==> job 9130: inputs <==
// axi_timer_counter_top
module axi_timer_counter_top #(
  parameter AXI_ADDR_BW_p = 12     
) (
  input logic  clk,
  input logic  rst_n,
  input logic [AXI_ADDR_BW_p-1:0] i_axi_awaddr,
  input logic  i_axi_awvalid,
  input logic [31:0] i_axi_wdata,
  input logic i_axi_wvalid,
  input logic i_axi_bready,
  input logic [AXI_ADDR_BW_p-1:0] i_axi_araddr,
  input logic i_axi_arvalid,
  input logic i_axi_rready,
  output logic o_axi_awready,
  output logic o_axi_wready,
  output logic [1:0] o_axi_bresp,
  output logic o_axi_bvalid,
  output logic o_axi_arready,
  output logic [31:0] o_axi_rdata,
  output logic [1:0] o_axi_rresp,
  output logic o_axi_rvalid,
  output logic o_cnt0_done,
  output logic o_cnt1_done
);
  logic s_cnt0_en;
  logic s_cnt0_reload;
  logic s_cnt0_count_up;
  logic [31:0] s_cnt0_load_value;
  logic [31:0] s_cnt0_compare_value;
  logic [31:0] s_cnt0_value;
  logic s_cnt1_en;
  logic s_cnt1_reload;
  logic s_cnt1_count_up;
  logic s_cnt1_src;
  logic [31:0] s_cnt1_load_value;
  logic [31:0] s_cnt1_compare_value;
  logic [31:0] s_cnt1_value;
  axi_timer #(
    .AXI_ADDR_BW_p ( AXI_ADDR_BW_p )
  ) axi_timer_inst (
    .clk                  ( clk                   ),
    .rst_n                ( rst_n                 ),
    .i_axi_awaddr         ( i_axi_awaddr          ),
    .i_axi_awvalid        ( i_axi_awvalid         ),
  ...
Settings: LEC_CHECK=0, ABC_AREA=0, CAP_MARGIN=20, CELL_PAD_IN_SITES_DETAIL_PLACEMENT=0, CELL_PAD_IN_SITES_GLOBAL_PLACEMENT=0, CORE_MARGIN=2, CORE_UTILIZATION=72, CTS_CLUSTER_SIZE=54, GPL_ROUTABILITY_DRIVEN=0, HOLD_SLACK_MARGIN=0.3, MAX_ROUTING_LAYER=met5, PLACE_DENSITY_LB_ADDON=0.08, SLEW_MARGIN=25, TNS_END_PERCENT=85; clock period 3.0 ns.
run.sh (not shown) runs the stock make flow with config.mk's settings and CLKGATE_MAP_FILE=.
==> job 3598: changes against job 9130 <==
ABC_AREA = not set   (was 0)
CELL_PAD_IN_SITES_DETAIL_PLACEMENT = not set   (was 0)
CELL_PAD_IN_SITES_GLOBAL_PLACEMENT = not set   (was 0)
CORE_UTILIZATION = 62   (was 72)
CTS_CLUSTER_SIZE = 100   (was 54)
GPL_ROUTABILITY_DRIVEN = not set   (was 0)
HOLD_SLACK_MARGIN = not set   (was 0.3)
MAX_ROUTING_LAYER = not set   (was met5)
PLACE_DENSITY_LB_ADDON = not set   (was 0.08)
SLEW_MARGIN = 20   (was 25)
TNS_END_PERCENT = not set   (was 85)
==> flow/constraint.sdc (replaced) <==
create_clock -name core_clock -period 3.35 [get_ports {clk}]
set_input_delay 0.6700 -clock core_clock [delete_from_list [all_inputs] [get_ports {clk}]]
set_output_delay 0.6700 -clock core_clock [all_outputs]
set_load 0.01 [all_outputs]
==> job 8660: changes against job 9130 <==
HOLD_SLACK_MARGIN = not set   (was 0.3)
PLACE_DENSITY_LB_ADDON = 0.04   (was 0.08)
SETUP_SLACK_MARGIN = 0.29   (was not set)
SLEW_MARGIN = 40   (was 25)
==> flow/constraint.sdc (replaced) <==
create_clock -name core_clock -period 2.45 [get_ports {clk}]
set_input_delay 0.4900 -clock core_clock [delete_from_list [all_inputs] [get_ports {clk}]]
set_output_delay 0.4900 -clock core_clock [all_outputs]
set_load 0.01 [all_outputs]
==> comparison <==
- First-iteration DRC count: job 9130 is larger than job 3598 (100%).
- Against job 3598, the clock power of job 9130 is higher by 6.9%.
- Wire length: job 3598 is smaller than job 9130 (about 10%).
- In job 3598 the worst setup slack is better than in job 9130, by 0.15 ns.
- Job 3598 ran to the end with no violations. Job 8660 failed in 4_1_cts, error DPL-0038. Job 9130 finished but fails on setup timing.
- Between job 9130 and job 3598, the lower combinational power is in job 3598 (gap about 23%, measured against job 3598).
==> figures <==
                                                             job 8660                 job 3598                  job 9130
Diode insertion count for antenna repair                            -                        0                         0
Category of the most critical setup path                            -                  reg2reg                   reg2reg
Worst hold path stage count                                         -                        2                         2
Minimum period implied by the final worst setup slack               -                  3.22 ns                   3.02 ns
Cell count after placement                                       2147                     1992                      2017
Total leakage power                                                 -               0.00688 uW                0.00726 uW
Status                                                 did not finish  complete, no violations  finished with violations
Last stage reached                                            4_1_cts                        -                         -
Reasons for failing layout checks                                   -                        -              setup timing
WL met3                                                             -                  4.34 mm                   7.31 mm
Highest Clock Rate                                                  -                  311 MHz                   331 MHz
Area fraction of clock buffers and clock inverters                  -                    5.95%                     5.42%
Layout-to-synthesis area ratio                                      -                   1.175x                    1.214x
Overall via count from detail_route                                 -                    13400                     15000

==> tundra <==
axi_timer_counter_top again, from the RTL that the note above started with.
make LEC_CHECK=0 CAP_MARGIN=20 CELL_PAD_IN_SITES_DETAIL_PLACEMENT=2 CELL_PAD_IN_SITES_GLOBAL_PLACEMENT=3 CORE_MARGIN=2 CORE_UTILIZATION=29 HOLD_SLACK_MARGIN=-0.06 MAX_ROUTING_LAYER=met5 SLEW_MARGIN=20 TNS_END_PERCENT=30 finish   # period 2.75 ns
==> quartz (differences from tundra) <==
Settings changed: CELL_PAD_IN_SITES_DETAIL_PLACEMENT 2 to unset, CELL_PAD_IN_SITES_GLOBAL_PLACEMENT 3 to unset, CORE_UTILIZATION 29 to 70, HOLD_SLACK_MARGIN -0.06 to unset, MAX_ROUTING_LAYER met5 to unset, PLACE_DENSITY set to 0.38, TNS_END_PERCENT 30 to unset.
==> flow/constraint.sdc (replaced) <==
create_clock -name core_clock -period 3.34 [get_ports {clk}]
set_input_delay 0.6680 -clock core_clock [delete_from_list [all_inputs] [get_ports {clk}]]
set_output_delay 0.6680 -clock core_clock [all_outputs]
set_load 0.01 [all_outputs]
==> willow (differences from tundra) <==
Settings changed: ABC_AREA set to 0, CELL_PAD_IN_SITES_DETAIL_PLACEMENT 2 to unset, CELL_PAD_IN_SITES_GLOBAL_PLACEMENT 3 to unset, CORE_UTILIZATION 29 to 68, CTS_CLUSTER_DIAMETER set to 197, CTS_CLUSTER_SIZE set to 20, HOLD_SLACK_MARGIN -0.06 to -0.09, MAX_ROUTING_LAYER met5 to unset, SETUP_SLACK_MARGIN set to 0.64, TNS_END_PERCENT 30 to unset.
==> flow/constraint.sdc (replaced) <==
create_clock -name core_clock -period 2.41 [get_ports {clk}]
set_input_delay 0.4820 -clock core_clock [delete_from_list [all_inputs] [get_ports {clk}]]
set_output_delay 0.4820 -clock core_clock [all_outputs]
set_load 0.01 [all_outputs]
==> summary of the runs <==
quartz completed with no timing, DRC or antenna violations. willow did not get past 4_1_cts. tundra completed, yet does not pass: setup timing.
Against tundra, the sequential power of quartz is smaller by about 18%.
Against quartz, the design area of tundra is larger by about 20%.
Against tundra, the clock-buffer cell count of quartz is lower by 10.
Sequential cell count is the same in quartz and tundra.
Of tundra and quartz, tundra has the higher via count (gap 4.0%, measured against quartz).
In quartz the maximum frequency is lower than in tundra, by 8.1%.
Of quartz and tundra, quartz has the higher core utilization (gap 42 points).

==> inputs of v28 <==
axi_timer_counter_top again, from the RTL that the note above started with.
==> flow/design.v (excerpt) <==
module axi_timer_counter_top #(
  parameter AXI_ADDR_BW_p = 12     
) (
  input logic  clk,
  input logic  rst_n,
  input logic [AXI_ADDR_BW_p-1:0] i_axi_awaddr,
  input logic  i_axi_awvalid,
  input logic [31:0] i_axi_wdata,
  input logic i_axi_wvalid,
  input logic i_axi_bready,
  input logic [AXI_ADDR_BW_p-1:0] i_axi_araddr,
  input logic i_axi_arvalid,
  input logic i_axi_rready,
  output logic o_axi_awready,
  output logic o_axi_wready,
  output logic [1:0] o_axi_bresp,
  output logic o_axi_bvalid,
  output logic o_axi_arready,
  output logic [31:0] o_axi_rdata,
  output logic [1:0] o_axi_rresp,
  output logic o_axi_rvalid,
  output logic o_cnt0_done,
  output logic o_cnt1_done
);
Settings: LEC_CHECK=0, ABC_AREA=0, CAP_MARGIN=20, CELL_PAD_IN_SITES_DETAIL_PLACEMENT=1, CELL_PAD_IN_SITES_GLOBAL_PLACEMENT=2, CORE_ASPECT_RATIO=0.51, CORE_MARGIN=9, CORE_UTILIZATION=19, CTS_CLUSTER_SIZE=11, GPL_ROUTABILITY_DRIVEN=1, HOLD_SLACK_MARGIN=-0.01, MAX_ROUTING_LAYER=met4, MIN_ROUTING_LAYER=met2, PLACE_DENSITY_LB_ADDON=0.08, SETUP_SLACK_MARGIN=1.71, SLEW_MARGIN=5, TNS_END_PERCENT=10; clock period 5.8 ns.
==> inputs of v2, as changes to v28 <==
ABC_AREA = unset   (was 0)
CAP_MARGIN = 5   (was 20)
CELL_PAD_IN_SITES_DETAIL_PLACEMENT = unset   (was 1)
CELL_PAD_IN_SITES_GLOBAL_PLACEMENT = unset   (was 2)
CORE_ASPECT_RATIO = unset   (was 0.51)
CORE_MARGIN = 2   (was 9)
CORE_UTILIZATION = 69   (was 19)
CTS_CLUSTER_SIZE = 17   (was 11)
GPL_ROUTABILITY_DRIVEN = unset   (was 1)
HOLD_SLACK_MARGIN = unset   (was -0.01)
MAX_ROUTING_LAYER = unset   (was met4)
MIN_ROUTING_LAYER = unset   (was met2)
PLACE_DENSITY_LB_ADDON = unset   (was 0.08)
SETUP_SLACK_MARGIN = 0.74   (was 1.71)
SLEW_MARGIN = 20   (was 5)
TNS_END_PERCENT = unset   (was 10)
==> flow/constraint.sdc (replaced) <==
create_clock -name core_clock -period 2.59 [get_ports {clk}]
set_input_delay 0.5180 -clock core_clock [delete_from_list [all_inputs] [get_ports {clk}]]
set_output_delay 0.5180 -clock core_clock [all_outputs]
set_load 0.01 [all_outputs]
==> results <==
Final HPWL DP: v2 38080 um; v28 51340 um
Die Ht: v2 153.2 um; v28 221.1 um
Dpl cells: v2 2138; v28 2701
DP Worst Slack: v2 -0.3481 ns; v28 1.434 ns
Core box area: v2 0.02182 mm^2; v28 0.07901 mm^2
Starting utilization of the core area: v2 0.7040; v28 0.1945
Cell area reported after detailed placement: v2 0.01881 mm^2; v28 0.01758 mm^2
Die outline area: v2 0.02348 mm^2; v28 0.09201 mm^2
Number of core rows: v2 54; v28 73
Width of the die: v2 153.2 um; v28 416.2 um
Post-Syn Area: v2 0.01536 mm^2; v28 0.01536 mm^2
Result of the run: v2 aborted with a tool error; v28 finished clean
Last stage reached: v2 4_1_cts; v28 -
RD Place Congestion: v2 1.023; v28 0.8498

==> inputs of run a <==
axi_timer_counter_top again, from the RTL that the note above started with.
Settings: LEC_CHECK=0, CAP_MARGIN=20, CELL_PAD_IN_SITES_DETAIL_PLACEMENT=2, CELL_PAD_IN_SITES_GLOBAL_PLACEMENT=3, CORE_MARGIN=2, CORE_UTILIZATION=29, MAX_ROUTING_LAYER=met4, SLEW_MARGIN=20, TNS_END_PERCENT=30; clock period 5.0 ns.
==> run b: changes against run a <==
- CAP_MARGIN: 20 -> 5
- CELL_PAD_IN_SITES_DETAIL_PLACEMENT: 2 -> unset
- CELL_PAD_IN_SITES_GLOBAL_PLACEMENT: 3 -> unset
- CORE_UTILIZATION: 29 -> 70
- CTS_CLUSTER_DIAMETER: unset -> 234
- CTS_CLUSTER_SIZE: unset -> 50
- MAX_ROUTING_LAYER: met4 -> unset
- SETUP_SLACK_MARGIN: unset -> 0.74
- TNS_END_PERCENT: 30 -> unset
==> flow/constraint.sdc (replaced) <==
create_clock -name core_clock -period 2.59 [get_ports {clk}]
set_input_delay 0.5180 -clock core_clock [delete_from_list [all_inputs] [get_ports {clk}]]
set_output_delay 0.5180 -clock core_clock [all_outputs]
set_load 0.01 [all_outputs]
==> qor summary <==
quantity                                                      run a                      run b
Run status                                  complete, no violations  aborted with a tool error
Stage where the flow stopped                                      -   global routing (5_1_grt)
Die Y                                                        234 µm                     152 µm
Overall die area                                          54800 µm²                  23200 µm²
Post-DP HPWL                                                45.8 mm                    39.3 mm
Pre-CTS setup slack                                         1.11 ns                  -0.430 ns
Placed inst area                                          17200 µm²                  18900 µm²
Number of CTS-inserted buffers                                   39                          9
Placed cell count                                              2345                       2143
Number of levels the H-tree was split into                        2                          1
Die width                                                    234 µm                     152 µm
Resized Gates After CTS                                           0                        217
# rows                                                           84                         54
FP Util                                                       0.293                      0.708
Routability congestion estimate                               0.788                      0.979

==> umber <==
Starting RTL as in the previous note.
clock: 2.32 ns
lec_check: 0
cap_margin: 20
core_margin: 2
core_utilization: 72
cts_cluster_diameter: 359
cts_cluster_size: 96
place_density: 0.43
slew_margin: 20
==> nickel: changes against umber <==
--- a/flow/config.mk
+++ b/flow/config.mk
@@ -6,9 +6,11 @@
 export NUM_CORES = 4
 export LEC_CHECK = 0
+export ABC_AREA = 0
 export CAP_MARGIN = 20
 export CORE_MARGIN = 2
-export CORE_UTILIZATION = 72
-export CTS_CLUSTER_DIAMETER = 359
-export CTS_CLUSTER_SIZE = 96
-export PLACE_DENSITY = 0.43
+export CORE_UTILIZATION = 68
+export CTS_CLUSTER_DIAMETER = 88
+export CTS_CLUSTER_SIZE = 15
+export HOLD_SLACK_MARGIN = -0.09
+export SETUP_SLACK_MARGIN = 0.76
 export SLEW_MARGIN = 20
==> flow/constraint.sdc (replaced) <==
create_clock -name core_clock -period 3.07 [get_ports {clk}]
set_input_delay 0.6140 -clock core_clock [delete_from_list [all_inputs] [get_ports {clk}]]
set_output_delay 0.6140 -clock core_clock [all_outputs]
set_load 0.01 [all_outputs]
==> sierra: changes against umber <==
--- a/flow/config.mk
+++ b/flow/config.mk
@@ -7,8 +7,13 @@
 export LEC_CHECK = 0
 export CAP_MARGIN = 20
+export CELL_PAD_IN_SITES_DETAIL_PLACEMENT = 2
+export CELL_PAD_IN_SITES_GLOBAL_PLACEMENT = 3
+export CORE_ASPECT_RATIO = 1.81
 export CORE_MARGIN = 2
-export CORE_UTILIZATION = 72
-export CTS_CLUSTER_DIAMETER = 359
-export CTS_CLUSTER_SIZE = 96
-export PLACE_DENSITY = 0.43
+export CORE_UTILIZATION = 29
+export CTS_CLUSTER_DIAMETER = 396
+export GPL_ROUTABILITY_DRIVEN = 0
+export HOLD_SLACK_MARGIN = -0.06
+export MAX_ROUTING_LAYER = met5
 export SLEW_MARGIN = 20
+export TNS_END_PERCENT = 30
==> flow/constraint.sdc (replaced) <==
create_clock -name core_clock -period 2.75 [get_ports {clk}]
set_input_delay 0.5500 -clock core_clock [delete_from_list [all_inputs] [get_ports {clk}]]
set_output_delay 0.5500 -clock core_clock [all_outputs]
set_load 0.01 [all_outputs]
==> xenon: changes against umber <==
--- a/flow/config.mk
+++ b/flow/config.mk
@@ -8,7 +8,4 @@
 export CAP_MARGIN = 20
 export CORE_MARGIN = 2
-export CORE_UTILIZATION = 72
-export CTS_CLUSTER_DIAMETER = 359
-export CTS_CLUSTER_SIZE = 96
-export PLACE_DENSITY = 0.43
+export CORE_UTILIZATION = 52
 export SLEW_MARGIN = 20
==> flow/constraint.sdc (replaced) <==
create_clock -name core_clock -period 3.81 [get_ports {clk}]
set_input_delay 0.7620 -clock core_clock [delete_from_list [all_inputs] [get_ports {clk}]]
set_output_delay 0.7620 -clock core_clock [all_outputs]
set_load 0.01 [all_outputs]
==> comparison table <==
| quantity | sierra | xenon | nickel | umber |
|---|---|---|---|---|
| Total Die Area | 54900 µm² | 30900 µm² | 23800 µm² | 22500 µm² |
| P_sw | 2160 µW | 1480 µW | - | - |
| IR drop worst, VDD | 0.458 mV | 0.370 mV | - | - |
| Category of the most critical setup path | register to register | register to register | - | - |
| TritonCTS clock tree | done | done | - | - |
| Site Rows | 113 | 62 | 54 | 53 |
| Detailed-routed wire length on met2 | 36.2 mm | 20.1 mm | - | - |
| Core area | 52500 µm² | 28900 µm² | 22000 µm² | 21000 µm² |
| Number of clock buffer instances in the layout | 45 | 47 | - | - |
| Setup WS pre-CTS | -0.613 ns | 0.349 ns | -0.0679 ns | -0.637 ns |
| Worst Setup Start Kind | register | register | - | - |
| Placement Cell Area | 19500 µm² | 17000 µm² | 17400 µm² | 19100 µm² |
| Setup slack, reg-to-reg | -0.13 ns | 0.33 ns | - | - |
| Vias per cell | 5.34 | 6.23 | - | - |
| Vertical die dimension | 314 µm | 176 µm | 154 µm | 150 µm |
| Combinational cell fraction of total power | 0.048 | 0.041 | - | - |
| Comb area share | 0.419 | 0.455 | - | - |
| Startpoint of the lowest-slack register-to-register path | axi_timer_inst.s_cnt0_count_up$_SDFFE_PN0P_ | axi_timer_inst.s_cnt0_count_up$_SDFFE_PN0P_ | - | - |
| Seq area share | 0.310 | 0.371 | - | - |
| Reported clock group power | 4210 µW | 3280 µW | - | - |
| Top power consumer group | registers | the clock network | - | - |
| Endpoint of the worst hold path | axi_timer_inst.s_axi_arready$_DFF_P_ | timer_counter_inst.s_cnt0_value[6]$_SDFF_PN0_ | - | - |
| Outcome | failed layout checks | no timing/DRC/antenna violations | did not finish | did not finish |
| Stage where the flow stopped | - | - | 5_1_grt | 4_1_cts |
| Reasons for failing layout checks | negative setup slack | - | - | - |
Power figures rest on the tool's default switching activity, not on a simulated workload.
